## design/flow/run.sh

```bash
#!/bin/bash
# the make line also repeats each setting of config.mk as NAME=value (left out here)
make -C /OpenROAD-flow-scripts/flow DESIGN_CONFIG=/design/flow/config.mk WORK_HOME=/design/flow/orfs CLKGATE_MAP_FILE= finish
```

## design/flow/config.mk

```make
export PLATFORM = sky130hd
export DESIGN_NAME = cordic_sin_cos
export DESIGN_NICKNAME = cordic_sin_cos
export VERILOG_FILES = /design/flow/design.v
export SDC_FILE = /design/flow/constraint.sdc
export NUM_CORES = 4
export LEC_CHECK = 0
export ABC_AREA = 0
export CAP_MARGIN = 20
export CORE_MARGIN = 2
export CORE_UTILIZATION = 72
export CTS_CLUSTER_DIAMETER = 397
export CTS_CLUSTER_SIZE = 100
export PLACE_DENSITY = 0.79
export SLEW_MARGIN = 20
```

## design/flow/constraint.sdc

```tcl
create_clock -name core_clock -period 3.52 [get_ports {clk}]
set_input_delay 0.7040 -clock core_clock [delete_from_list [all_inputs] [get_ports {clk}]]
set_output_delay 0.7040 -clock core_clock [all_outputs]
set_load 0.01 [all_outputs]
```

## design/flow/design.v

```verilog
module  cordic_sin_cos
#(    
    parameter PIPELINE  = 16                         
)
(
    input                               clk,
    input                               rst_n,
    input       signed  [31:0]          angle,       
    input                               pre_vaild,
    output  reg signed  [31:0]          sin, 
    output  reg signed  [31:0]          cos,
    output  reg                         post_vaild
); 
wire signed [31:0]  angle_array[15:0];
assign angle_array[0]  = 32'sd2949120;     
assign angle_array[1]  = 32'sd1740992;     
assign angle_array[2]  = 32'sd919872;      
assign angle_array[3]  = 32'sd466944;      
assign angle_array[4]  = 32'sd234368;      
assign angle_array[5]  = 32'sd117312;      
assign angle_array[6]  = 32'sd58688;       
assign angle_array[7]  = 32'sd29312;       
assign angle_array[8]  = 32'sd14656;       
assign angle_array[9]  = 32'sd7360;        
assign angle_array[10] = 32'sd3648;        
assign angle_array[11] = 32'sd1856;	      
assign angle_array[12] = 32'sd896;         
assign angle_array[13] = 32'sd448;         
assign angle_array[14] = 32'sd256;         
assign angle_array[15] = 32'sd128;         
localparam K        = 32'h09b74;	   
reg signed  [31:0]  angle_map;
reg         [1:0]   site;
wire signed [15:0]  angle_t;
assign  angle_t = angle >>> 16;
always@(posedge clk or negedge rst_n)begin 
    if(!rst_n)begin
        angle_map   <=  0;
        site        <=  2'd1;
    end
    else    if((angle_t >= (-16'sd90))&&(angle_t <= 16'sd90))begin
        angle_map   <=  angle;
        site        <=  2'd1;
    end
    else    if(angle_t > 16'sd90 && angle_t <= 16'sd180)begin
        angle_map   <=  32'sd11796480 - angle;                   
        site        <=  2'd2;
    end
    else    begin
        angle_map   <=  -32'sd11796480 - angle;
        site        <=  2'd3;
    end
end   
reg signed 	[31:0] 		x[PIPELINE:0];
reg signed 	[31:0] 		y[PIPELINE:0];
reg signed 	[31:0] 		z[PIPELINE:0];
always@(posedge clk or negedge rst_n)begin
   if(!rst_n)begin
       x[0]    <=  32'sd0;
       y[0]    <=  32'sd0;
       z[0]    <=  32'sd0;
   end
   else    begin
       x[0]    <=   K;
       y[0]    <=   32'sd0;
       z[0]    <=   angle_map;
   end
end
genvar i;
generate
    for(i = 1;i < PIPELINE+1;i = i + 1)begin:cal_xyz
        always@(posedge clk or negedge rst_n)begin
            if(!rst_n)begin
                x[i]    <=  32'sd0;
                y[i]    <=  32'sd0;
                z[i]    <=  32'sd0;
            end
            else    if(z[i-1][31])begin
                x[i]    <=  x[i-1] + (y[i-1] >>> (i-1));
                y[i]    <=  y[i-1] - (x[i-1] >>> (i-1));
                z[i]    <=  z[i-1] + angle_array[i-1];
            end
            else    begin
                x[i]    <=  x[i-1] - (y[i-1] >>> (i-1));
                y[i]    <=  y[i-1] + (x[i-1] >>> (i-1));
                z[i]    <=  z[i-1] - angle_array[i-1];
            end
        end 
    end
endgenerate
reg     [PIPELINE+1:0]      vaild_r;
reg     [2*PIPELINE+1:0]    site_r;
always@(posedge clk or negedge rst_n)begin
    if(!rst_n)
        vaild_r <=  {(PIPELINE+2){1'b0}};
    else
        vaild_r <=  {vaild_r[PIPELINE:0],pre_vaild};
end
always@(posedge clk )begin
    site_r  <=  {site_r[2*PIPELINE-1:0],site};   
end
always@(posedge clk or negedge rst_n)begin
    if(!rst_n)
        post_vaild  <=  0;
    else
        post_vaild  <=  vaild_r[PIPELINE+1];
end
always@(posedge clk or negedge rst_n)begin
    if(!rst_n)begin
        sin <=  0;
        cos <=  0;
    end
    else    if(~vaild_r[PIPELINE+1])begin
        sin <=  0;
        cos <=  0;
    end
    else    begin
        case(site_r[2*PIPELINE+1:2*PIPELINE])
            2'd1:begin
                sin <=  y[PIPELINE];
                cos <=  x[PIPELINE];
            end
            2'd2:begin
                sin <=  y[PIPELINE];
                cos <=  ~x[PIPELINE] + 1;
            end
            2'd3:begin
                sin <=  y[PIPELINE];
                cos <=  ~x[PIPELINE] + 1;
            end      
            default:begin
                sin <=  y[PIPELINE];
                cos <=  x[PIPELINE];
            end
        endcase  
    end
end
endmodule
```

==> Implementation_results.wiki, run 1 <==
== Implementation results ==
{| class="wikitable"
! Metric !! Value
|-
| Area fraction in compound gates after synthesis || 19.6%
|-
| Post-synthesis share of cell area spent on xor and xnor gates || 13.7%
|-
| Synthesized cell area || 110000 sq um
|-
| Count of library flops with an enable pin || 0
|-
| Core box area || 152000 sq um
|-
| Cell with the most instances after synthesis || dfrtp_1
|-
| Global placer's final weighted congestion || 1.06
|-
| Yosys reg bits || 1477
|-
| Ys flop type || dfrtp_1
|-
| Share of synthesized area spent on multiplexers || 0.999%
|-
| Starting density of the core || 72.4%
|-
| # clock sinks || 1477
|-
| Run status || aborted with a tool error
|-
| Log Error || [ERROR DPL-0038] Utilization greater than 100%, impossible to legalize
|-
| Synthesized instance count || 12.0k
|-
| Placed Instances || 16.6k
|-
| Number of buffers added by the clock tree synthesis step || 18
|-
| Worst-case clock buffer depth || 3
|-
| Library cells used by synthesis || 93
|-
| Max H-tree Level || 1
|-
| Number of placed I/O pins || 100
|-
| Area reported by Yosys stat || 110000 sq um
|-
| Cell at the root of the clock tree || clkbuf_16
|-
| Number of standard cells reported by yosys || 12.0k
|-
| Chip area || 156000 sq um
|-
| Post-synth seq share || 33.6%
|-
| Stopped at || 5_1_grt
|-
| Die height || 395 um
|-
| Async set-reset flop share out of synthesis || 98.8%
|-
| Overall die width || 395 um
|-
| Biggest area consumer among synthesized cells || dfrtp_1
|-
| Detail Placement HPWL || 271000 um
|-
| Largest family of logic cells by area || AND-OR/OR-AND gates
|-
| Average cell area after synthesis || 9.14 sq um
|-
| Dpl ws || -0.869 ns
|-
| Synth Area in Simple Gates || 14.4%
|-
| Floorplan row count || 143
|-
| Synthesized net count || 13.4k
|-
| Count of buffers inserted at the top-level ports || 99
|-
| Area fraction in full adders, half adders and majority gates || 15.2%
|-
| Yosys warning count || 4
|-
| Post-synth top cells || dfrtp_1 (1460), ha_1 (1267), a21oi_1 (1245)
|-
| Main area contributors || dfrtp_1 (33%), ha_1 (14%), xnor2_1 (9.2%)
|-
| Top cell area share || 33.3%
|}
==> what timing repair did <==
action | CTS
pin swaps | 652
gates resized | 757
gates cloned | 1
setup endpoints to repair | 439
hold buffers | 1
setup buffers | 358
endpoints found under the hold margin | 73
==> stage by stage <==
step / area, sq um / setup TNS (ns)
3_3_place_gp: 134000 / -70.67
2_1_floorplan: 112000 / -10.76
4_1_cts: 141000 / -92.57
3_5_place_dp: 134000 / -122.93
==> inputs of run 2 (changes only) <==
Settings changed: ABC_AREA 0 to default, CTS_CLUSTER_DIAMETER 397 to default, CTS_CLUSTER_SIZE 100 to default, PLACE_DENSITY 0.79 to default, SETUP_SLACK_MARGIN from default to 1.37.
Clock period 3.52 ns to 4.71 ns, I/O delays scaled along.
==> run 2 against run 1 <==
The flow again stops in 5_1_grt. Die area did not move. Synthesized area did not move. Synthesized cell count did not move.
==> Implementation_results.wiki, run 2 <==
== Implementation results ==
{| class="wikitable"
! Metric !! Value
|-
| Number of standard cells reported by yosys || 12.0k (unchanged)
|-
| Yosys reg bits || 1477 (unchanged)
|-
| Ys flop type || dfrtp_1
|-
| Share of synthesized area spent on multiplexers || 0.999% (unchanged)
|-
| Biggest area consumer among synthesized cells || dfrtp_1
|-
| Cell with the most instances after synthesis || dfrtp_1
|-
| Starting density of the core || 72.4% (unchanged)
|-
| Yosys warning count || 4 (unchanged)
|-
| Area fraction in full adders, half adders and majority gates || 15.2% (unchanged)
|-
| Main area contributors || dfrtp_1 (33%), ha_1 (14%), xnor2_1 (9.2%)
|-
| Run status || aborted with a tool error
|-
| Log Error || [ERROR GRT-0232] Routing congestion too high. Check the congestion heatmap in the GUI.
|-
| Count of library flops with an enable pin || 0 (unchanged)
|-
| Average cell area after synthesis || 9.14 sq um (unchanged)
|-
| Worst-case clock buffer depth || 3 (unchanged)
|-
| Top cell area share || 33.3% (unchanged)
|-
| Placed Instances || 14.1k (-15%)
|-
| Synthesized net count || 13.4k (unchanged)
|-
| Cell at the root of the clock tree || clkbuf_16
|-
| Post-synth seq share || 33.6% (unchanged)
|-
| Global placer's final weighted congestion || 1.03 (-2.4%)
|-
| Stopped at || 5_1_grt
|-
| Die height || 395 um (unchanged)
|-
| Post-synth top cells || dfrtp_1 (1460), ha_1 (1267), a21oi_1 (1245)
|-
| Overall die width || 395 um (unchanged)
|-
| Number of placed I/O pins || 100 (unchanged)
|-
| Core box area || 152000 sq um (unchanged)
|-
| Detail Placement HPWL || 235000 um (-13%)
|-
| Global-route usage over all layers || 84.4%
|-
| Floorplan row count || 143 (unchanged)
|-
| Number of buffers added by the clock tree synthesis step || 160 (+142)
|-
| Library cells used by synthesis || 93 (unchanged)
|-
| Max H-tree Level || 4 (+3)
|-
| Area fraction in compound gates after synthesis || 19.6% (unchanged)
|-
| Post-synthesis share of cell area spent on xor and xnor gates || 13.7% (unchanged)
|-
| Largest family of logic cells by area || AND-OR/OR-AND gates
|-
| Global-route congestion overflow total || 1144
|-
| Area reported by Yosys stat || 110000 sq um (unchanged)
|-
| Synthesized cell area || 110000 sq um (unchanged)
|-
| Chip area || 156000 sq um (unchanged)
|-
| Count of buffers inserted at the top-level ports || 99 (unchanged)
|-
| # clock sinks || 1477 (unchanged)
|-
| Synthesized instance count || 12.0k (unchanged)
|-
| Async set-reset flop share out of synthesis || 98.8% (unchanged)
|-
| Synth Area in Simple Gates || 14.4% (unchanged)
|}
[run 2: repair_timing]
action / in CTS
pin swaps: 1215
setup endpoints to repair: 626
gates cloned: 7
hold buffers: 0
gates resized: 1691
setup buffers: 1047
[run 2: metal layers]
layer / GRT overflow / global-route usage, %
met3: 118 / 74.8
met1: 90 / 84.3
met2: 545 / 96.4
met4: 381 / 79.9
met5: 10 / 57.9
[run 2: stage by stage]
step	cell area (sq um)	utilization (%)	setup slack [ns]
after global placement	116000	76.7	0.0606
after floorplan	113000	-	0.719
after CTS	137000	90.6	0.487
after detailed placement	116000	76.7	0.125
==> inputs of run 3 (changes only) <==
Settings changed: ABC_AREA from default to 1, CTS_CLUSTER_SIZE from default to 98, PLACE_DENSITY from default to 0.39, SETUP_SLACK_MARGIN 1.37 to default.
Clock period 4.71 ns to 1.86 ns, I/O delays scaled along.
==> run 3 against run 2 <==
The run fails in 4_1_cts. Synthesized cell count grew 55%. Synthesized area grew 18%. Die area grew 18%.
==> Implementation_results.wiki, run 3 <==
== Implementation results ==
{| class="wikitable"
! Metric !! Value
|-
| Run status || aborted with a tool error
|-
| Stopped at || 4_1_cts
|-
| Log Error || [ERROR DPL-0038] Utilization greater than 100%, impossible to legalize
|-
| Area reported by Yosys stat || 130000 sq um (+18%)
|-
| Main area contributors || dfrtp_1 (28%), nand2_1 (14%), ha_1 (12%)
|-
| Count of buffers inserted at the top-level ports || 99 (unchanged)
|-
| Ys flop type || dfrtp_1
|-
| Floorplan row count || 155 (+8.4%)
|-
| Starting density of the core || 72.6% (+0.17 points)
|-
| Chip area || 183000 sq um (+18%)
|-
| Synthesized net count || 20.0k (+50%)
|-
| Synthesized cell area || 130000 sq um (+18%)
|-
| Number of standard cells reported by yosys || 18.7k (+55%)
|-
| Cell with the most instances after synthesis || nand2_1
|-
| Average cell area after synthesis || 6.94 sq um (-24%)
|-
| Yosys reg bits || 1477 (unchanged)
|-
| Synth Area in Simple Gates || 28.8% (+14 points)
|-
| Biggest area consumer among synthesized cells || dfrtp_1
|-
| Detail Placement HPWL || 499000 um (+110%)
|-
| Post-synth seq share || 28.4% (-5.1 points)
|-
| Area fraction in full adders, half adders and majority gates || 12.9% (-2.3 points)
|-
| Share of synthesized area spent on multiplexers || 0% (-1.0 points)
|-
| Top cell area share || 28.2% (-5.1 points)
|-
| Async set-reset flop share out of synthesis || 98.8% (unchanged)
|-
| Die height || 428 um (+8.5%)
|-
| Post-synth top cells || nand2_1 (4758), nor2_1 (2200), inv_1 (1931)
|-
| Post-synthesis share of cell area spent on xor and xnor gates || 9.87% (-3.8 points)
|-
| Count of library flops with an enable pin || 0 (unchanged)
|-
| Area fraction in compound gates after synthesis || 14.0% (-5.6 points)
|-
| Global placer's final weighted congestion || 1.16 (+12%)
|-
| Overall die width || 428 um (+8.5%)
|-
| Yosys warning count || 4 (unchanged)
|-
| Largest family of logic cells by area || simple AND/OR/NAND/NOR gates
|-
| Number of placed I/O pins || 100 (unchanged)
|-
| Library cells used by synthesis || 64 (-31%)
|-
| Synthesized instance count || 18.7k (+55%)
|-
| Core box area || 179000 sq um (+18%)
|}
## run 3: per-stage QoR
step / setup slack [ns] / area, sq um / cells / setup TNS, ns
2_1_floorplan: -0.860 / 133000 / 18684 / -492.68
3_3_place_gp: -1.31 / 173000 / 25934 / -846.94
3_5_place_dp: -1.64 / 173000 / 25934 / -1080.72
==> inputs of run 4 (changes only) <==
Settings changed: ABC_AREA 1 to default, CORE_ASPECT_RATIO from default to 1.17, CORE_UTILIZATION 72 to 43, CTS_CLUSTER_SIZE 98 to default, MAX_ROUTING_LAYER from default to met4, PLACE_DENSITY 0.39 to default, PLACE_DENSITY_LB_ADDON from default to 0.09.
Clock period 1.86 ns to 4.2 ns, I/O delays scaled along.
==> run 4 against run 3 <==
Now fails the layout checks on setup timing. Die area increased by 41%. Synthesized cell count down 36%. Synthesized area is 15% lower.
==> Implementation_results.wiki, run 4 <==
== Flow metrics ==
{| class="wikitable"
! Metric !! Value
|-
| Run status || complete, but fails checks
|-
| Layout violations || setup timing
|-
| Setup violation total in the final timing report || 2
|-
| Library cells used by synthesis || 93 (+45%)
|-
| Cell at the root of the clock tree || clkbuf_16
|-
| Die height || 551 um (+29%)
|-
| Routed length on met2 || 165000 um
|-
| Largest family of logic cells by area || AND-OR/OR-AND gates
|-
| Vias per cell || 5.42
|-
| Placed Instances || 16.9k (-35%)
|-
| Cell with the most instances after synthesis || dfrtp_1
|-
| Critical Path RT || 4.96 ns
|-
| Crit. path cell count || 19
|-
| Cell with the largest stage delay on the worst path || or4_4
|-
| Uppermost layer routed || met4
|-
| TritonCTS clock tree || done
|-
| Pin count of the biggest net entering global routing || 93
|-
| CP Launch Point || x[12][12]
|-
| Number of standard cells reported by yosys || 12.0k (-36%)
|-
| Hold Vio Cnt, Final || 0
|-
| Starting density of the core || 43.3% (-29 points)
|-
| Clk Latency, worst-skew pair || 0.87 ns
|-
| Wire length per cell after detailed routing || 19.1 um
|-
| Max-Slew Margin vs Limit || 36.1%
|-
| Layout overhead on the synthesized area || 25.9%
|-
| Minimum setup slack in the final design || -0.0730 ns
|-
| Number of warnings the tools reported || 45
|-
| Global placer's final weighted congestion || 0.956 (-18%)
|-
| Main area contributors || dfrtp_1 (33%), ha_1 (14%), xnor2_1 (9.2%)
|-
| Share of synthesized area spent on multiplexers || 0.999% (+1.0 points)
|-
| Post-route clock skew || 0.0479 ns
|-
| MaxCap Viol Count || 0
|-
| Synthesized net count || 13.4k (-33%)
|-
| Chip area || 260000 sq um (+41%)
|-
| Count of buffers inserted at the top-level ports || 99 (unchanged)
|-
| Count of placed standard cells in the final layout, fillers left out || 17.4k
|-
| Remaining design rule violation count || 0
|-
| Area fraction in full adders, half adders and majority gates || 15.2% (+2.3 points)
|-
| Area reported by Yosys stat || 110000 sq um (-15%)
|-
| Biggest area consumer among synthesized cells || dfrtp_1
|-
| Count of library flops with an enable pin || 0 (unchanged)
|-
| Count of pins over their slew limit || 0
|-
| Number of buffers added by the clock tree synthesis step || 179
|-
| Detail Placement HPWL || 269000 um (-46%)
|-
| ANT nets after route || 0
|-
| Global-route wire length before repair || 519000 um
|-
| Startpoint of the worst register-to-register path || x[12][12]
|-
| Worst Setup EP || y[13][31]
|-
| Critical path endpoint category || flip-flop
|-
| Global-route usage over all layers || 25.7%
|-
| # clock sinks || 1477
|-
| Worst hold stages || 0
|-
| Data arrival time of the critical path || 5.03 ns
|-
| Core box area || 254000 sq um (+42%)
|-
| Final wirelength || 332000 um
|-
| Global-route congestion overflow total || 0
|-
| Synthesized cell area || 110000 sq um (-15%)
|-
| Buf/Inv on CP || 1
|-
| Endpoint of the worst register-to-register path || y[13][31]
|-
| Worst hold start || site_r[1]
|-
| Max H-tree Level || 4
|-
| Peak clock frequency supported by timing || 0.234 GHz
|-
| Max stage delay on crit path || 0.44 ns
|-
| Post-synthesis share of cell area spent on xor and xnor gates || 13.7% (+3.8 points)
|-
| Post-layout period usage || 102%
|-
| Overall die width || 471 um (+10%)
|-
| Area fraction in compound gates after synthesis || 19.6% (+5.6 points)
|-
| Worst-case clock buffer depth || 4
|-
| Number of cell instances on the worst register-to-register path || 19
|-
| Net total in the final layout || 15.2k
|-
| Floorplan row count || 200 (+29%)
|-
| Vias after detailed routing || 94.4k
|-
| Filler cell count in the final layout || 22.9k
|-
| Setup repair after global routing missed its margin || true
|-
| Post-synth top cells || dfrtp_1 (1460), ha_1 (1267), a21oi_1 (1245)
|-
| Maximum fanout along the worst path || 3
|-
| Synth Area in Simple Gates || 14.4% (-14 points)
|-
| Hold path endpoint || site_r[3]
|-
| Critical Path, Cell by Cell || inv_1, ha_2, nand2b_1, or4_4, nor2_4, a21oi_2, xnor2_1, ha_1, a21o_1, a21o_1, a21o_1, a32oi_2, o211ai_1, a31o_2, a2111oi_4, o31ai_4, a221o_1, a21oi_2, xnor2_1
|-
| Top cell area share || 33.3% (+5.1 points)
|-
| Cell type group with the largest total delay on the critical path || AND-OR/OR-AND gates
|-
| Post-synth seq share || 33.6% (+5.1 points)
|-
| Class of the most critical setup path || reg -> reg
|-
| Ys flop type || dfrtp_1
|-
| Number of placed I/O pins || 100 (unchanged)
|-
| Cell seen most often among critical-path stages || a21o_1
|-
| Worst-margin pin slew || 0.956 ns
|-
| Pre-antenna DRT Iters || 8
|-
| Average cell area after synthesis || 9.14 sq um (+32%)
|-
| Clock transition time at the flip-flop clock pins of the worst setup and hold paths || 0.06 ns
|-
| Async set-reset flop share out of synthesis || 98.8% (unchanged)
|-
| Worst hold path class || reg -> reg
|-
| Worst Hold Margin || 0.324 ns
|-
| Met3 wire length || 9690 um
|-
| Number of antenna violations at the first check in global routing || 11
|-
| Final min period || 4.27 ns
|-
| Yosys warning count || 4 (unchanged)
|-
| CP startpoint kind || flip-flop
|-
| Via count of the first global-routing pass || 94.8k
|-
| Setup slack, reg-to-reg || -0.07 ns
|-
| Starting DRT DRC Count || 4985
|-
| Yosys reg bits || 1477 (unchanged)
|-
| Met1 WL || 141000 um
|-
| Synthesized instance count || 12.0k (-36%)
|}
[run 4: routing by layer]
| layer | track usage [%] | vias to the layer above |
|---|---|---|
| met5 | - | - |
| met3 | 2.25 | 597 |
| li1 | - | 46845 |
| met1 | 30.2 | 45483 |
| met4 | 11.0 | 0 |
| met2 | 44.8 | 1503 |
[run 4: final cells by class]
type                    instances  area [sq um]  area share, %
clock inverters                88          1000          0.725
inverters                     513          1940           1.40
multi-input cells            9828         74100           53.6
clock buffers                 231          5060           3.66
diodes                         47           118         0.0850
repair buffers               1900         15000           10.9
flip-flops and latches       1477         36900           26.7
well taps                    3333          4170           3.02
[run 4: through the flow]
step	TNS, ns	setup slack, ns	cell area, sq um	utilization, %
finish	-0.0835	-0.0730	138000	54.4
global placement	-12.63	-0.615	127000	50.1
CTS	-0.313	-0.117	134000	52.9
floorplan	-0.00285	-0.00285	110000	-
global route	-4.77	-0.263	138000	54.4
detailed placement	-14.42	-0.462	127000	50.1
[run 4: what timing repair did]
| action | CTS | global route |
|---|---|---|
| setup endpoints to repair | 127 | 233 |
| setup buffers | 22 | 123 |
| resized | 176 | 663 |
| pin swaps | 76 | 429 |
| hold endpoints to repair | 11 | 0 |
| hold buffers | 1 | 0 |
==> inputs of run 5 (changes only) <==
Settings changed: CORE_ASPECT_RATIO 1.17 to default, CORE_UTILIZATION 43 to 66, MAX_ROUTING_LAYER met4 to default, PLACE_DENSITY_LB_ADDON 0.09 to default.
Clock period 4.2 ns to 4.71 ns, I/O delays scaled along.
==> run 5 against run 4 <==
Critical path depth fell by 3. Critical endpoint is now y[6][27]. Register-to-register slack improved by 0.22 ns. Setup slack improved by 0.22 ns. The run now finishes clean. First-iteration DRC count rose by 70%. Sequential cell count did not move.
==> Implementation_results.wiki, run 5 <==
== Flow metrics ==
{| class="wikitable"
! Metric !! Value
|-
| Run status || complete, no violations
|-
| Worst-margin pin slew || 1.08 ns (+0.123 ns)
|-
| Clk Latency, worst-skew pair || 0.83 ns (-0.04 ns)
|-
| Global placer's final weighted congestion || 0.995 (+4.1%)
|-
| Cell with the largest stage delay on the worst path || dfrtp_1
|-
| Library cells used by synthesis || 93 (unchanged)
|-
| Number of standard cells reported by yosys || 12.0k (unchanged)
|-
| Core box area || 165000 sq um (-35%)
|-
| Synth Area in Simple Gates || 14.4% (unchanged)
|-
| MaxCap Viol Count || 0 (unchanged)
|-
| Peak clock frequency supported by timing || 0.219 GHz (-6.3%)
|-
| Number of cell instances on the worst register-to-register path || 16 (-3)
|-
| Filler cell count in the final layout || 12.0k (-47%)
|-
| Overall die width || 412 um (-13%)
|-
| Maximum fanout along the worst path || 7 (+4)
|-
| Yosys reg bits || 1477 (unchanged)
|-
| Area fraction in compound gates after synthesis || 19.6% (unchanged)
|-
| Top cell area share || 33.3% (unchanged)
|-
| Crit. path cell count || 16 (-3)
|-
| Area fraction in full adders, half adders and majority gates || 15.2% (unchanged)
|-
| Number of warnings the tools reported || 53 (+18%)
|-
| Vias after detailed routing || 92.0k (-2.6%)
|-
| Pin count of the biggest net entering global routing || 124 (+33%)
|-
| Count of hold-fix buffers inserted at cts || 0 (-1)
|-
| Count of buffers inserted at the top-level ports || 99 (unchanged)
|-
| Number of buffers added by the clock tree synthesis step || 161 (-10%)
|-
| Post-layout period usage || 96.8% (-4.9 points)
|-
| Synthesized instance count || 12.0k (unchanged)
|-
| Pre-antenna DRT Iters || 8 (unchanged)
|-
| Cell with the most instances after synthesis || dfrtp_1
|-
| Setup slack, reg-to-reg || 0.15 ns (+0.22 ns)
|-
| Yosys warning count || 4 (unchanged)
|-
| TritonCTS clock tree || done
|-
| Post-synthesis share of cell area spent on xor and xnor gates || 13.7% (unchanged)
|-
| Post-synth seq share || 33.6% (unchanged)
|-
| Biggest area consumer among synthesized cells || dfrtp_1
|-
| Detail Placement HPWL || 230000 um (-14%)
|-
| Net total in the final layout || 13.7k (-10%)
|-
| Buf/Inv on CP || 0 (-1)
|-
| Layout overhead on the synthesized area || 10.6%
|-
| Remaining design rule violation count || 0 (unchanged)
|-
| Ys flop type || dfrtp_1
|-
| Largest family of logic cells by area || AND-OR/OR-AND gates
|-
| Synthesized net count || 13.4k (unchanged)
|-
| Data arrival time of the critical path || 5.31 ns (+0.28 ns)
|-
| Count of pins over their slew limit || 0 (unchanged)
|-
| Async set-reset flop share out of synthesis || 98.8% (unchanged)
|-
| Endpoint of the worst register-to-register path || y[6][27]
|-
| Die height || 412 um (-25%)
|-
| Max H-tree Level || 4 (unchanged)
|-
| ANT nets after route || 0 (unchanged)
|-
| Worst Hold Margin || 0.0673 ns (-0.257 ns)
|-
| Number of placed I/O pins || 100 (unchanged)
|-
| Area reported by Yosys stat || 110000 sq um (unchanged)
|-
| Number of antenna violations at the first check in global routing || 7 (-4)
|-
| Cell type group with the largest total delay on the critical path || AND-OR/OR-AND gates
|-
| Average cell area after synthesis || 9.14 sq um (unchanged)
|-
| Worst hold path class || in -> async
|-
| Max-Slew Margin vs Limit || 28.0% (-8.2 points)
|-
| Startpoint of the worst register-to-register path || x[5][9]
|-
| Starting density of the core || 66.5% (+23 points)
|-
| Setup violation total in the final timing report || 0 (-2)
|-
| Wire length per cell after detailed routing || 20.1 um (+5.5%)
|-
| CP startpoint kind || flip-flop
|-
| Count of library flops with an enable pin || 0 (unchanged)
|-
| Global-route usage over all layers || 34.2% (+8.6 points)
|-
| Worst-case clock buffer depth || 3 (-1)
|-
| Floorplan row count || 149 (-26%)
|-
| Final wirelength || 295000 um (-11%)
|-
| Post-synth top cells || dfrtp_1 (1460), ha_1 (1267), a21oi_1 (1245)
|-
| CP Launch Point || x[5][9]
|-
| Critical path endpoint category || flip-flop
|-
| Class of the most critical setup path || reg -> reg
|-
| Vias per cell || 6.26 (+16%)
|-
| Main area contributors || dfrtp_1 (33%), ha_1 (14%), xnor2_1 (9.2%)
|-
| Hold Vio Cnt, Final || 0 (unchanged)
|-
| Global-route wire length before repair || 470000 um (-9.4%)
|-
| Critical Path, Cell by Cell || or3_1, or3_4, o31ai_1, xor2_1, ha_1, and4_1, a31o_2, a21o_1, a21o_1, a21oi_2, nand2_1, o211ai_1, nand3_1, a31o_2, a21oi_1, xnor2_1
|-
| Worst Setup EP || y[6][27]
|-
| Max stage delay on crit path || 0.44 ns (about the same)
|-
| Cell at the root of the clock tree || clkbuf_16
|-
| Critical Path RT || 5.46 ns (+0.50 ns)
|-
| # clock sinks || 1477 (unchanged)
|-
| Clock transition time at the flip-flop clock pins of the worst setup and hold paths || 0.06 ns (about the same)
|-
| Via count of the first global-routing pass || 89.5k (-5.5%)
|-
| Chip area || 170000 sq um (-35%)
|-
| Post-route clock skew || 0.0329 ns (-0.0151 ns)
|-
| Starting DRT DRC Count || 8454 (+70%)
|-
| Share of synthesized area spent on multiplexers || 0.999% (unchanged)
|-
| Synthesized cell area || 110000 sq um (unchanged)
|-
| Final min period || 4.56 ns (+0.287 ns)
|-
| Global-route congestion overflow total || 0 (unchanged)
|}
## run 5: layer usage
layer | vias to the layer above | wire [um] | global-route usage [%]
met1 | 44566 | 129000 | 46.4
li1 | 43723 | - | -
met2 | 3106 | 137000 | 56.0
met3 | 593 | 20300 | 5.70
met4 | 6 | 9420 | 11.0
met5 | - | 40 | 0
## run 5: repair_timing
action / CTS / global route
resized: 4 / 116
buffers inserted: 0 / 8
endpoints found under the setup margin: 3 / 112
pin swaps: 0 / 18
hold endpoints to repair: 0 / 0
## run 5: area by class of cell
class                      instances  area [sq um]  share of cell area [%]
antenna                            1          2.50                 0.00206
clock buffer                     206          4470                    3.68
clock inverter                    92          1190                   0.983
inverter                         513          1930                    1.59
multi-input combinational       9828         70900                    58.3
sequential                      1477         36900                    30.4
tap                             2189          2740                    2.26
timing repair buffer             382          3360                    2.77
## run 5: metrics by stage
step           cells  cell area [sq um]  setup TNS [ns]  util, %  worst slack [ns]
6_report       14688             121000               0     73.5             0.150
2_1_floorplan  12018             110000               0        -             0.353
5_1_grt        14687             121000          -0.204     73.5           -0.0646
3_3_place_gp   14381             115000          -0.270     69.7            -0.154
4_1_cts        14679             121000               0     73.2           0.00508
3_5_place_dp   14381             115000         -0.0110     69.7           -0.0110
==> inputs of run 6 (changes only) <==
Settings changed: CORE_UTILIZATION 66 to 70, CTS_CLUSTER_SIZE from default to 25.
Clock period 4.71 ns to 3.94 ns, I/O delays scaled along.
==> run 6 against run 5 <==
Now fails the layout checks on setup timing. Utilization increased by 17 points. Non-clock buffer count grew 1699. Routed wire length is 36% higher. Largest cell class unchanged.
==> Implementation_results.wiki, run 6 <==
== Flow metrics ==
{| class="wikitable"
! Metric !! Value
|-
| Run status || complete, but fails checks
|-
| Layout violations || setup timing
|-
| Starting DRT DRC Count || 14.6k (+73%)
|-
| # clock sinks || 1477 (unchanged)
|-
| Layout overhead on the synthesized area || 28.2%
|-
| Worst hold stages || 0
|-
| Worst Setup EP || y[6][27]
|-
| Overall die width || 400 um (-2.9%)
|-
| Global-route usage over all layers || 41.6% (+7.3 points)
|-
| Main area contributors || dfrtp_1 (33%), ha_1 (14%), xnor2_1 (9.2%)
|-
| Top cell area share || 33.3% (unchanged)
|-
| Filler cell count in the final layout || 6456 (-46%)
|-
| Chip area || 160000 sq um (-5.7%)
|-
| Floorplan row count || 145 (-2.7%)
|-
| Critical path endpoint category || flip-flop
|-
| Largest family of logic cells by area || AND-OR/OR-AND gates
|-
| Maximum fanout along the worst path || 6 (-1)
|-
| Core box area || 156000 sq um (-5.5%)
|-
| Endpoint of the worst register-to-register path || y[6][27]
|-
| CP Launch Point || x[5][5]
|-
| Cell at the root of the clock tree || clkbuf_16
|-
| Total area of multi-input combinational cells || 77300 sq um (+9.0%)
|-
| Number of placed I/O pins || 100 (unchanged)
|-
| Yosys warning count || 4 (unchanged)
|-
| Count of buffers inserted at the top-level ports || 99 (unchanged)
|-
| Setup slack, reg-to-reg || -2.08 ns (-2.23 ns)
|-
| Area reported by Yosys stat || 110000 sq um (unchanged)
|-
| Dpl ws || -0.540 ns (-0.529 ns)
|-
| Number of cell instances on the worst register-to-register path || 19 (+3)
|-
| Clk Latency, worst-skew pair || 0.87 ns (+0.04 ns)
|-
| Clock transition time at the flip-flop clock pins of the worst setup and hold paths || 0.07 ns (about the same)
|-
| Register area || 36900 sq um (about the same)
|-
| Final min period || 6.02 ns (+1.46 ns)
|-
| Peak clock frequency supported by timing || 0.166 GHz (-24%)
|-
| Share of synthesized area spent on multiplexers || 0.999% (unchanged)
|-
| Cell type group with the largest total delay on the critical path || AND-OR/OR-AND gates
|-
| Number of antenna violations at the first check in global routing || 24 (+17)
|-
| Synthesized instance count || 12.0k (unchanged)
|-
| Cell seen most often among critical-path stages || a21o_1
|-
| Detail Placement HPWL || 247000 um (+7.6%)
|-
| Max H-tree Level || 4 (unchanged)
|-
| Post-synth top cells || dfrtp_1 (1460), ha_1 (1267), a21oi_1 (1245)
|-
| CP startpoint kind || flip-flop
|-
| Worst-case clock buffer depth || 3 (unchanged)
|-
| Area fraction in full adders, half adders and majority gates || 15.2% (unchanged)
|-
| Ys flop type || dfrtp_1
|-
| Average cell area after synthesis || 9.14 sq um (unchanged)
|-
| Global-route congestion overflow total || 0 (unchanged)
|-
| Die height || 400 um (-2.9%)
|-
| Hold Vio Cnt, Final || 0 (unchanged)
|-
| Remaining design rule violation count || 0 (unchanged)
|-
| Final-layout setup total negative slack || -74.77 ns (-74.77 ns)
|-
| Cell with the largest stage delay on the worst path || o31ai_1
|-
| Final wirelength || 403000 um (+36%)
|-
| Yosys reg bits || 1477 (unchanged)
|-
| Number of standard cells reported by yosys || 12.0k (unchanged)
|-
| Count of library flops with an enable pin || 0 (unchanged)
|-
| Number of warnings the tools reported || 56 (+5.7%)
|-
| Pin count of the biggest net entering global routing || 126 (+1.6%)
|-
| Pre-antenna DRT Iters || 10 (+2)
|-
| Global placer's final weighted congestion || 1.00 (+0.84%)
|-
| Crit. path cell count || 19 (+3)
|-
| Startpoint of the worst register-to-register path || x[5][5]
|-
| Layout Utilization || 90.3% (+17 points)
|-
| Worst-margin pin slew || 1.28 ns (+0.201 ns)
|-
| Critical Path, Cell by Cell || inv_1, ha_4, nand2b_4, or3_4, o31ai_1, xor2_1, ha_1, buf_4, a21o_1, a21o_1, a21oi_1, nor2b_1, nor2_1, nand2_1, o211ai_1, nand3_2, a31o_2, a21oi_2, xnor2_1
|-
| Synthesized cell area || 110000 sq um (unchanged)
|-
| Biggest area consumer among synthesized cells || dfrtp_1
|-
| Starting density of the core || 70.4% (+3.9 points)
|-
| MaxCap Viol Count || 0 (unchanged)
|-
| Post-synth seq share || 33.6% (unchanged)
|-
| Via count of the first global-routing pass || 103k (+15%)
|-
| Setup violation total in the final timing report || 245 (+245)
|-
| Synth Area in Simple Gates || 14.4% (unchanged)
|-
| Minimum setup slack in the final design || -2.08 ns (-2.23 ns)
|-
| Max-Slew Margin vs Limit || 13.9% (-14 points)
|-
| Cell with the most instances after synthesis || dfrtp_1
|-
| Wire length per cell after detailed routing || 24.8 um (+23%)
|-
| Synthesized net count || 13.4k (unchanged)
|-
| Post-route clock skew || 0.0410 ns (+0.00811 ns)
|-
| Placed Instances || 15.5k (+8.0%)
|-
| Post-layout period usage || 153% (+56 points)
|-
| TritonCTS clock tree || done
|-
| Setup repair after global routing missed its margin || true
|-
| Number of buffers added by the clock tree synthesis step || 158 (-1.9%)
|-
| Post-synthesis share of cell area spent on xor and xnor gates || 13.7% (unchanged)
|-
| Area fraction in compound gates after synthesis || 19.6% (unchanged)
|-
| Count of placed standard cells in the final layout, fillers left out || 16.3k (+11%)
|-
| Class of the most critical setup path || reg -> reg
|-
| Worst hold start || site_r[9]
|-
| Library cells used by synthesis || 93 (unchanged)
|-
| Critical Path RT || 4.71 ns (-0.75 ns)
|-
| Vias after detailed routing || 112k (+22%)
|-
| Net total in the final layout || 15.4k (+12%)
|-
| Hold path endpoint || site_r[11]
|-
| Count of pins over their slew limit || 0 (unchanged)
|-
| Buf/Inv on CP || 2 (+2)
|-
| Max stage delay on crit path || 1.04 ns (+0.60 ns)
|-
| Async set-reset flop share out of synthesis || 98.8% (unchanged)
|-
| Vias per cell || 6.91 (+10%)
|-
| Worst hold path class || reg -> reg
|-
| ANT nets after route || 0 (unchanged)
|-
| Global-route wire length before repair || 537000 um (+14%)
|-
| Data arrival time of the critical path || 6.79 ns (+1.48 ns)
|}
## run 6: timing repair
item / in CTS / in global routing
gates resized: 481 / 1083
hold buffers: 1 / 0
pin swaps: 299 / 802
gates cloned: 0 / 0
buffers inserted: 169 / 283
endpoints found under the hold margin: 48 / 0
setup endpoints to repair: 235 / 336
## run 6: metrics by stage
step | area, sq um | hold slack [ns]
detailed placement | 125000 | 0.312
global route | 141000 | 0.337
floorplan | 110000 | 0.310
global placement | 125000 | 0.312
CTS | 134000 | 0.327
finish | 141000 | 0.328
## run 6: layout make-up
type,count,area share (%)
antenna,10,0.0178
clock buffer,214,3.31
clock inverter,69,0.592
inverter,513,1.39
multi-input combinational,9828,54.9
sequential,1477,26.2
tap,2058,1.83
timing repair buffer,2081,11.8
## run 6: routing by layer
layer / global-route usage [%] / routed length, um / vias up
met5: 0 / 199 / -
met4: 19.7 / 33500 / 28
met3: 8.03 / 46400 / 3296
met2: 69.9 / 184000 / 8727
met1: 51.4 / 139000 / 53115
li1: - / - / 47175
==> inputs of run 7 (changes only) <==
Settings changed: ABC_AREA from default to 1, CAP_MARGIN 20 to 35, CELL_PAD_IN_SITES_DETAIL_PLACEMENT from default to 2, CORE_ASPECT_RATIO from default to 1.26, CORE_MARGIN 2 to 3, CORE_UTILIZATION 70 to 29, CTS_CLUSTER_SIZE 25 to default, MIN_ROUTING_LAYER from default to met2, PLACE_DENSITY_LB_ADDON from default to 0.17, SETUP_SLACK_MARGIN from default to 0.76, TNS_END_PERCENT from default to 75.
Clock period 3.94 ns to 6.14 ns, I/O delays scaled along.
==> run 7 against run 6 <==
Now clean on timing, DRC and antenna. Sequential cell count is the same. Die area grew to 2.8 times the previous value. Maximum frequency grew 33%. Utilization shrank 58 points. Synthesized area grew 18%. Via count grew 64%. Register-to-register slack gained 3.7 ns. Count of clock-buffer cells in the layout grew 22. Worst hold slack lost 0.042 ns. Critical endpoint is now x[4][18]. Critical path type unchanged. Global-route usage shrank 2.0 points.
==> Implementation_results.wiki, run 7 <==
== Flow metrics ==
{| class="wikitable"
! Metric !! Value
|-
| Cell with the most instances after synthesis || nand2_1
|-
| Clock transition time at the flip-flop clock pins of the worst setup and hold paths || 0.06 ns (about the same)
|-
| Final-layout setup total negative slack || 0 ns (+74.77 ns)
|-
| Buf/Inv on CP || 0 (-2)
|-
| Yosys warning count || 4 (unchanged)
|-
| Synthesized instance count || 18.7k (+55%)
|-
| Overall die width || 602 um (+50%)
|-
| Net total in the final layout || 20.3k (+32%)
|-
| Count of pins over their slew limit || 0 (unchanged)
|-
| MaxCap Viol Count || 0 (unchanged)
|-
| Largest family of logic cells by area || simple AND/OR/NAND/NOR gates
|-
| Top cell area share || 28.2% (-5.1 points)
|-
| Run status || complete, no violations
|-
| CP startpoint kind || flip-flop
|-
| Count of hold-fix buffers inserted at cts || 0 (-1)
|-
| Yosys reg bits || 1477 (unchanged)
|-
| Number of cell instances on the worst register-to-register path || 11 (-8)
|-
| Floorplan row count || 275 (+90%)
|-
| Ys flop type || dfrtp_1
|-
| Starting density of the core || 29.1% (-41 points)
|-
| # clock sinks || 1477 (unchanged)
|-
| Worst hold path class || in -> async
|-
| Post-synth seq share || 28.4% (-5.1 points)
|-
| Post-route clock skew || 0.0812 ns (+0.0402 ns)
|-
| Pre-antenna DRT Iters || 12 (+2)
|-
| Post-route design area || 145000 sq um (+2.8%)
|-
| Clk Latency, worst-skew pair || 0.98 ns (+0.11 ns)
|-
| Max-Slew Margin vs Limit || 30.3% (+16 points)
|-
| Biggest area consumer among synthesized cells || dfrtp_1
|-
| Total cell area at the placement stage || 138000 sq um (+11%)
|-
| Core box area || 445000 sq um (+190%)
|-
| Number of standard cells reported by yosys || 18.7k (+55%)
|-
| Layout overhead on the synthesized area || 11.7%
|-
| Async set-reset flop share out of synthesis || 98.8% (unchanged)
|-
| Synthesized net count || 20.0k (+50%)
|-
| Register area || 36900 sq um (about the same)
|-
| Peak clock frequency supported by timing || 0.220 GHz (+33%)
|-
| Chip area || 455000 sq um (+180%)
|-
| Filler cell count in the final layout || 53.4k (+730%)
|-
| Worst Setup EP || x[4][18]
|-
| Final wirelength || 611000 um (+52%)
|-
| Area fraction in full adders, half adders and majority gates || 12.9% (-2.3 points)
|-
| Library cells used by synthesis || 64 (-31%)
|-
| Setup slack, reg-to-reg || 1.60 ns (+3.68 ns)
|-
| Count of buffers inserted at the top-level ports || 99 (unchanged)
|-
| Critical path endpoint category || flip-flop
|-
| Setup repair after global routing missed its margin || false
|-
| Setup violation total in the final timing report || 0 (-100%)
|-
| Post-synthesis share of cell area spent on xor and xnor gates || 9.87% (-3.8 points)
|-
| Global-route congestion overflow total || 0 (unchanged)
|-
| Number of warnings the tools reported || 63 (+13%)
|-
| Total area of multi-input combinational cells || 84900 sq um (+9.9%)
|-
| Remaining design rule violation count || 0 (unchanged)
|-
| Synth Area in Simple Gates || 28.8% (+14 points)
|-
| Number of antenna violations at the first check in global routing || 2 (-92%)
|-
| Wire length per cell after detailed routing || 24.3 um (-1.8%)
|-
| Data arrival time of the critical path || 5.32 ns (-1.47 ns)
|-
| Post-synth top cells || nand2_1 (4758), nor2_1 (2200), inv_1 (1931)
|-
| Main area contributors || dfrtp_1 (28%), nand2_1 (14%), ha_1 (12%)
|-
| Vias after detailed routing || 184k (+64%)
|-
| Via count of the first global-routing pass || 213k (+110%)
|-
| Worst-margin pin slew || 1.03 ns (-0.246 ns)
|-
| Startpoint of the worst register-to-register path || y[3][10]
|-
| Global placer's final weighted congestion || 1.05 (+4.7%)
|-
| Area reported by Yosys stat || 130000 sq um (+18%)
|-
| Share of synthesized area spent on multiplexers || 0% (-1.0 points)
|-
| Synthesized cell area || 130000 sq um (+18%)
|-
| Class of the most critical setup path || reg -> reg
|-
| TritonCTS clock tree || done
|-
| Number of placed I/O pins || 100 (unchanged)
|-
| Detail Placement HPWL || 504000 um (+100%)
|-
| Critical Path RT || 6.92 ns (+2.21 ns)
|-
| Vias per cell || 7.34 (+6.2%)
|-
| Placed Instances || 24.7k (+59%)
|-
| Final min period || 4.54 ns (-1.48 ns)
|-
| Number of buffers added by the clock tree synthesis step || 187 (+18%)
|-
| Cell at the root of the clock tree || clkbuf_16
|-
| Hold Vio Cnt, Final || 0 (unchanged)
|-
| Maximum fanout along the worst path || 4 (-2)
|-
| Starting DRT DRC Count || 28.1k (+93%)
|-
| Endpoint of the worst register-to-register path || x[4][18]
|-
| Crit. path cell count || 11 (-8)
|-
| Count of placed standard cells in the final layout, fillers left out || 25.1k (+54%)
|-
| Max stage delay on crit path || 0.80 ns (-0.24 ns)
|-
| Global-route usage over all layers || 39.5% (-2.0 points)
|-
| Pin count of the biggest net entering global routing || 157 (+25%)
|-
| Global-route wire length before repair || 913000 um (+70%)
|-
| Critical Path, Cell by Cell || nor2_1, nand2_1, nor3_1, a31oi_1, xor2_1, ha_1, a21oi_1, o21ai_1, a21oi_1, nand3_1, xor2_1
|-
| ANT nets after route || 0 (unchanged)
|-
| Area fraction in compound gates after synthesis || 14.0% (-5.6 points)
|-
| CP Launch Point || y[3][10]
|-
| Max H-tree Level || 4 (unchanged)
|-
| Cell type group with the largest total delay on the critical path || AND-OR/OR-AND gates
|-
| Cell with the largest stage delay on the worst path || a21oi_1
|-
| Count of library flops with an enable pin || 0 (unchanged)
|-
| Die height || 756 um (+89%)
|-
| Post-layout period usage || 74.0% (-79 points)
|-
| Number of cells upsized or downsized after cts || 0 (-100%)
|-
| Worst-case clock buffer depth || 4 (+1)
|-
| Average cell area after synthesis || 6.94 sq um (-24%)
|-
| Postcts setup bufs || 0 (-100%)
|}
## run 7: cell type report
cell class | count | share of cell area [%]
diodes | 59 | 0.102
repair buffers | 176 | 1.24
inverters | 1944 | 5.04
clock inverters | 102 | 0.773
clock buffers | 236 | 3.56
well taps | 5955 | 5.15
multi-input cells | 15146 | 58.7
flip-flops and latches | 1477 | 25.5
## run 7: metrics by stage
stage                     utilization (%)  setup WS, ns  hold slack, ns
final                                32.5          1.60           0.287
after global routing                 32.5          1.49           0.296
after CTS                            32.5          2.01           0.224
after detailed placement             31.1          1.36           0.314
after global placement               31.0          1.16           0.311
after floorplan                         -          2.77           0.310
## run 7: layer usage
layer	vias to the layer above	share of wire (%)	track usage [%]
met5	-	0.58	7.05
met4	113	9.0	7.82
met3	4682	35	44.7
met2	53694	55	53.5
met1	63878	0	-
li1	61833	-	-
==> inputs of run 8 (changes only) <==
Settings changed: ABC_AREA 1 to default, CAP_MARGIN 35 to 5, CELL_PAD_IN_SITES_DETAIL_PLACEMENT 2 to default, CORE_ASPECT_RATIO 1.26 to default, CORE_MARGIN 3 to 2, CORE_UTILIZATION 29 to 70, CTS_CLUSTER_SIZE from default to 25, MIN_ROUTING_LAYER met2 to default, PLACE_DENSITY_LB_ADDON 0.17 to default, SETUP_SLACK_MARGIN 0.76 to 1.03, TNS_END_PERCENT 75 to default.
Clock period 6.14 ns to 4.12 ns, I/O delays scaled along.
==> run 8 against run 7 <==
The layout now fails its checks (capacitance limit, slew limit, setup timing). Synthesized area decreased by 15%. Setup slack got worse by 3.3 ns. Non-clock buffer count increased by 1259. Synthesized cell count decreased by 36%. Die area decreased by 65%. Utilization increased by 55 points. Worst hold slack improved by 0.027 ns. Routed wire length decreased by 32%. Clock skew decreased by 0.0092 ns.
==> Implementation_results.wiki, run 8 <==
== Flow metrics ==
{| class="wikitable"
! Metric !! Value
|-
| Top cell area share || 33.3% (+5.1 points)
|-
| Setup slack, reg-to-reg || -1.71 ns (-3.31 ns)
|-
| TritonCTS clock tree || done
|-
| Wire length per cell after detailed routing || 26.7 um (+9.7%)
|-
| Cell at the root of the clock tree || clkbuf_16
|-
| Yosys warning count || 4 (unchanged)
|-
| ANT nets after route || 0 (unchanged)
|-
| MaxCap Viol Count || 1 (+1)
|-
| Biggest area consumer among synthesized cells || dfrtp_1
|-
| Worst-margin pin slew || 1.82 ns (+0.784 ns)
|-
| Worst hold path class || reg -> reg
|-
| Number of warnings the tools reported || 53 (-16%)
|-
| Number of cell instances on the worst register-to-register path || 14 (+3)
|-
| Final-layout setup total negative slack || -92.14 ns (-92.14 ns)
|-
| CP startpoint kind || flip-flop
|-
| Cell with the largest stage delay on the worst path || xnor2_1
|-
| Worst-case clock buffer depth || 3 (-1)
|-
| Worst Setup EP || y[8][13]
|-
| Final min period || 5.83 ns (+1.29 ns)
|-
| Global placer's final weighted congestion || 0.990 (-5.7%)
|-
| Main area contributors || dfrtp_1 (33%), ha_1 (14%), xnor2_1 (9.2%)
|-
| Remaining design rule violation count || 0 (unchanged)
|-
| Post-route clock skew || 0.0720 ns (-0.00922 ns)
|-
| Area fraction in full adders, half adders and majority gates || 15.2% (+2.3 points)
|-
| Pre-antenna DRT Iters || 23 (+11)
|-
| CP Launch Point || x[7][8]
|-
| Clk Latency, worst-skew pair || 0.88 ns (-0.10 ns)
|-
| Endpoint of the worst register-to-register path || y[8][13]
|-
| Overall die width || 400 um (-33%)
|-
| Layout violations || capacitance limit, slew limit, setup timing
|-
| Setup repair after global routing missed its margin || true
|-
| Starting DRT DRC Count || 17.8k (-37%)
|-
| Class of the most critical setup path || reg -> reg
|-
| Count of library flops with an enable pin || 0 (unchanged)
|-
| Largest family of logic cells by area || AND-OR/OR-AND gates
|-
| Count of buffers inserted at the top-level ports || 99 (unchanged)
|-
| Share of synthesized area spent on multiplexers || 0.999% (+1.0 points)
|-
| Pin count of the biggest net entering global routing || 134 (-15%)
|-
| Setup violation total in the final timing report || 216 (+216)
|-
| Global-route wire length before repair || 533000 um (-42%)
|-
| Max-Slew Margin vs Limit || -22.1% (-52 points)
|-
| Run status || complete, but fails checks
|-
| Hold Vio Cnt, Final || 0 (unchanged)
|-
| Ys flop type || dfrtp_1
|-
| Average cell area after synthesis || 9.14 sq um (+32%)
|-
| Area fraction in compound gates after synthesis || 19.6% (+5.6 points)
|-
| Post-synth seq share || 33.6% (+5.1 points)
|-
| Global-route usage over all layers || 41.3% (+1.7 points)
|-
| Number of antenna violations at the first check in global routing || 40 (+38)
|-
| Worst hold stages || 0
|-
| Synth Area in Simple Gates || 14.4% (-14 points)
|-
| Met1 track demand over resource in global routing || 51.3% (+51 points)
|-
| Library cells used by synthesis || 93 (+45%)
|-
| Critical Path, Cell by Cell || inv_1, ha_2, nand2b_4, nor3b_4, buf_4, a21oi_1, xnor2_1, ha_1, and3_1, a221oi_4, buf_4, o21bai_1, a21oi_1, xnor2_1
|-
| Synthesized cell area || 110000 sq um (-15%)
|-
| Die height || 400 um (-47%)
|-
| Core box area || 156000 sq um (-65%)
|-
| Worst Hold Margin || 0.313 ns (+0.0267 ns)
|-
| Critical path endpoint category || flip-flop
|-
| Crit. path cell count || 14 (+3)
|-
| # clock sinks || 1477 (unchanged)
|-
| Cell type group with the largest total delay on the critical path || XOR/XNOR gates
|-
| Number of buffers added by the clock tree synthesis step || 161 (-14%)
|-
| Vias per cell || 7.16 (-2.5%)
|-
| Number of placed I/O pins || 100 (unchanged)
|-
| Post-synth top cells || dfrtp_1 (1460), ha_1 (1267), a21oi_1 (1245)
|-
| Hold path endpoint || z[0][26]
|-
| Chip area || 160000 sq um (-65%)
|-
| Yosys reg bits || 1477 (unchanged)
|-
| GR Layer Usage met2 || 68.3% (+15 points)
|-
| Buf/Inv on CP || 3 (+3)
|-
| Net total in the final layout || 14.8k (-27%)
|-
| Layout overhead on the synthesized area || 24.8%
|-
| Area reported by Yosys stat || 110000 sq um (-15%)
|-
| Dpl ws || -0.336 ns (-1.70 ns)
|-
| Worst hold start || angle_map[26]
|-
| Via count of the first global-routing pass || 101k (-53%)
|-
| Synthesized instance count || 12.0k (-36%)
|-
| Global-route congestion overflow total || 0 (unchanged)
|-
| Synthesized net count || 13.4k (-33%)
|-
| Maximum fanout along the worst path || 4 (unchanged)
|-
| Count of pins over their slew limit || 2 (+2)
|-
| Met3 track demand over resource || 9.08% (-36 points)
|-
| Cell with the most instances after synthesis || dfrtp_1
|-
| Minimum setup slack in the final design || -1.71 ns (-3.31 ns)
|-
| Post-synthesis share of cell area spent on xor and xnor gates || 13.7% (+3.8 points)
|-
| Max H-tree Level || 4 (unchanged)
|-
| Async set-reset flop share out of synthesis || 98.8% (unchanged)
|-
| Detail Placement HPWL || 237000 um (-53%)
|-
| Starting density of the core || 70.4% (+41 points)
|-
| Number of standard cells reported by yosys || 12.0k (-36%)
|-
| Post-layout period usage || 142% (+68 points)
|-
| Final wirelength || 417000 um (-32%)
|-
| Vias after detailed routing || 112k (-39%)
|-
| Highest-utilization routing layer at the global route stage || met2
|-
| Clock transition time at the flip-flop clock pins of the worst setup and hold paths || 0.08 ns (+0.02 ns)
|-
| Startpoint of the worst register-to-register path || x[7][8]
|-
| Layout Utilization || 87.9% (+55 points)
|-
| Data arrival time of the critical path || 6.34 ns (+1.02 ns)
|-
| Peak clock frequency supported by timing || 0.171 GHz (-22%)
|-
| Floorplan row count || 145 (-47%)
|-
| Max stage delay on crit path || 0.97 ns (+0.17 ns)
|-
| Critical Path RT || 4.63 ns (-2.29 ns)
|}
[run 8: per-layer routing]
| metal | routed length [um] | share of wire [%] |
|---|---|---|
| met2 | 181000 | 43 |
| met3 | 55600 | 13 |
| met1 | 141000 | 34 |
| met4 | 38600 | 9.3 |
| met5 | 1070 | 0.26 |
[run 8: through the flow]
step,instances,area [sq um]
global placement,14649,120000
global route,15612,137000
detailed placement,14649,120000
finish,15621,137000
floorplan,12018,112000
CTS,15225,130000
[run 8: layout make-up]
cell class	instances	area (sq um)
repair inverters	1	8.76
repair buffers	1435	11900
clock inverters	77	937
fillers	7082	18900
diodes	20	50.0
flip-flops and latches	1477	37000
multi-input cells	9828	78100
inverters	513	2010
well taps	2058	2570
clock buffers	212	4560
[run 8: what timing repair did]
action / CTS / global route
setup buffers: 286 / 370
pin swaps: 449 / 686
hold buffers: 1 / 0
setup endpoints to repair: 726 / 833
resized: 665 / 886
hold endpoints to repair: 8 / 0
gates cloned: 0 / 6
==> inputs of run 9 (changes only) <==
Settings changed: CAP_MARGIN 5 to 20, SETUP_SLACK_MARGIN 1.03 to default.
Clock period 4.12 ns to 4.17 ns, I/O delays scaled along.
==> run 9 against run 8 <==
Fails layout checks on setup timing. Sequential share of layout area rose by 1.2 points. Via count fell by 11%. Non-clock buffer count shrank 167.
==> Implementation_results.wiki, run 9 <==
== Flow metrics ==
{| class="wikitable"
! Metric !! Value
|-
| MaxCap Viol Count || 0 (-1)
|-
| Worst hold start || site_r[27]
|-
| Area fraction in compound gates after synthesis || 19.6% (unchanged)
|-
| Library cells used by synthesis || 93 (unchanged)
|-
| Minimum setup slack in the final design || -0.263 ns (+1.45 ns)
|-
| Yosys warning count || 4 (unchanged)
|-
| Chip area || 160000 sq um (unchanged)
|-
| Number of cell instances on the worst register-to-register path || 19 (+5)
|-
| Pin count of the biggest net entering global routing || 118 (-12%)
|-
| Total area of multi-input combinational cells || 74200 sq um (-5.0%)
|-
| Starting DRT DRC Count || 9982 (-44%)
|-
| Top cell area share || 33.3% (unchanged)
|-
| Cell at the root of the clock tree || clkbuf_16
|-
| Worst Setup EP || y[9][26]
|-
| Post-synth top cells || dfrtp_1 (1460), ha_1 (1267), a21oi_1 (1245)
|-
| Final wirelength || 330000 um (-21%)
|-
| CP startpoint kind || flip-flop
|-
| Layout overhead on the synthesized area || 19.3%
|-
| Worst-case clock buffer depth || 3 (unchanged)
|-
| Die height || 400 um (unchanged)
|-
| Remaining design rule violation count || 0 (unchanged)
|-
| Net total in the final layout || 14.6k (-1.2%)
|-
| Starting density of the core || 70.4% (unchanged)
|-
| Wire length per cell after detailed routing || 21.4 um (-20%)
|-
| Max stage delay on crit path || 0.44 ns (-0.53 ns)
|-
| Endpoint of the worst register-to-register path || y[9][26]
|-
| Global-route usage over all layers || 38.7% (-2.6 points)
|-
| Global placer's final weighted congestion || 1.02 (+2.7%)
|-
| Max H-tree Level || 4 (unchanged)
|-
| Vias per cell || 6.47 (-9.6%)
|-
| Biggest area consumer among synthesized cells || dfrtp_1
|-
| Critical Path, Cell by Cell || nor3_2, nand2b_1, nor4_4, nand2b_1, or4_4, or3_4, nor2_2, nor2_1, xnor2_1, ha_1, buf_4, nand4_1, nor2_1, a211oi_4, a31oi_4, o211ai_1, a21oi_1, nor2_1, xnor2_1
|-
| Cell with the most instances after synthesis || dfrtp_1
|-
| Synthesized instance count || 12.0k (unchanged)
|-
| Area reported by Yosys stat || 110000 sq um (unchanged)
|-
| Max-Slew Margin vs Limit || 15.7% (+38 points)
|-
| Count of pins over their slew limit || 0 (-2)
|-
| Crit. path cell count || 19 (+5)
|-
| Largest family of logic cells by area || AND-OR/OR-AND gates
|-
| Hold Vio Cnt, Final || 0 (unchanged)
|-
| Setup slack, reg-to-reg || -0.26 ns (+1.45 ns)
|-
| Post-synthesis share of cell area spent on xor and xnor gates || 13.7% (unchanged)
|-
| Number of placed I/O pins || 100 (unchanged)
|-
| Pre-antenna DRT Iters || 7 (-70%)
|-
| Worst hold stages || 0 (unchanged)
|-
| ANT nets after route || 0 (unchanged)
|-
| Floorplan row count || 145 (unchanged)
|-
| Register area || 36900 sq um (about the same)
|-
| Post-route clock skew || 0.0348 ns (-0.0371 ns)
|-
| Clock transition time at the flip-flop clock pins of the worst setup and hold paths || 0.06 ns (-0.02 ns)
|-
| Yosys reg bits || 1477 (unchanged)
|-
| Clk Latency, worst-skew pair || 0.83 ns (-0.05 ns)
|-
| Area fraction in full adders, half adders and majority gates || 15.2% (unchanged)
|-
| Async set-reset flop share out of synthesis || 98.8% (unchanged)
|-
| Buf/Inv on CP || 1 (-2)
|-
| Final min period || 4.43 ns (-1.40 ns)
|-
| Synthesized cell area || 110000 sq um (unchanged)
|-
| Detail Placement HPWL || 240000 um (+1.1%)
|-
| Post-layout period usage || 106% (-35 points)
|-
| # clock sinks || 1477 (unchanged)
|-
| Global-route congestion overflow total || 0 (unchanged)
|-
| Number of antenna violations at the first check in global routing || 7 (-83%)
|-
| Setup repair after global routing missed its margin || true
|-
| Average cell area after synthesis || 9.14 sq um (unchanged)
|-
| Share of synthesized area spent on multiplexers || 0.999% (unchanged)
|-
| Cell type group with the largest total delay on the critical path || simple AND/OR/NAND/NOR gates
|-
| Layout violations || setup timing
|-
| Number of warnings the tools reported || 56 (+5.7%)
|-
| Peak clock frequency supported by timing || 0.226 GHz (+32%)
|-
| Synthesized net count || 13.4k (unchanged)
|-
| Filler cell count in the final layout || 8844 (+25%)
|-
| Run status || complete, but fails checks
|-
| Ys flop type || dfrtp_1
|-
| Data arrival time of the critical path || 5.15 ns (-1.19 ns)
|-
| Critical Path RT || 4.89 ns (+0.26 ns)
|-
| Class of the most critical setup path || reg -> reg
|-
| Critical path endpoint category || flip-flop
|-
| Post-synth seq share || 33.6% (unchanged)
|-
| Number of buffers added by the clock tree synthesis step || 159 (-1.2%)
|-
| Worst-margin pin slew || 1.26 ns (-0.563 ns)
|-
| Overall die width || 400 um (unchanged)
|-
| Maximum fanout along the worst path || 4 (unchanged)
|-
| Setup violation total in the final timing report || 36 (-83%)
|-
| Vias after detailed routing || 99.9k (-11%)
|-
| Startpoint of the worst register-to-register path || x[8][12]
|-
| Main area contributors || dfrtp_1 (33%), ha_1 (14%), xnor2_1 (9.2%)
|-
| Cell seen most often among critical-path stages || nor2_1
|-
| Count of library flops with an enable pin || 0 (unchanged)
|-
| Worst hold path class || reg -> reg
|-
| Hold path endpoint || site_r[29]
|-
| Core box area || 156000 sq um (unchanged)
|-
| Count of buffers inserted at the top-level ports || 99 (unchanged)
|-
| Via count of the first global-routing pass || 96.8k (-4.3%)
|-
| Layout Utilization || 84.0% (-3.9 points)
|-
| Number of standard cells reported by yosys || 12.0k (unchanged)
|-
| CP Launch Point || x[8][12]
|-
| TritonCTS clock tree || done
|-
| Final-layout setup total negative slack || -3.81 ns (+88.32 ns)
|-
| Global-route wire length before repair || 501000 um (-5.9%)
|-
| Cell with the largest stage delay on the worst path || or4_4
|-
| Synth Area in Simple Gates || 14.4% (unchanged)
|}
-- run 9: stage by stage --
stage / hold slack [ns] / std cells / setup WS [ns] / area, sq um
after global placement: 0.313 / 14986 / -0.601 / 121000
after detailed placement: 0.313 / 14986 / -0.544 / 121000
after global routing: 0.327 / 15436 / -0.441 / 131000
final: 0.326 / 15440 / -0.263 / 131000
after CTS: 0.327 / 15293 / -0.0618 / 127000
after floorplan: 0.310 / 12018 / -0.0269 / 110000
-- run 9: repair_timing --
item,CTS,global route
endpoints found under the hold margin,1,0
hold buffers,1,0
buffers inserted,16,143
endpoints found under the setup margin,124,267
pin swaps,53,379
resized,153,728
-- run 9: layout make-up --
class | instances | share of cell area, %
antenna | 6 | 0.0115
multi-input combinational | 9828 | 56.6
clock buffer | 229 | 3.58
clock inverter | 61 | 0.488
timing repair buffer | 1268 | 7.69
sequential | 1477 | 28.2
inverter | 513 | 1.47
tap | 2058 | 1.96
-- run 9: per-layer routing --
layer / routed length [um] / track usage [%] / vias up
li1: - / - / 45553
met2: 156000 / 64.6 / 4784
met1: 130000 / 49.6 / 48259
met3: 27200 / 7.05 / 1338
met5: 14 / 0 / -
met4: 16800 / 15.6 / 4
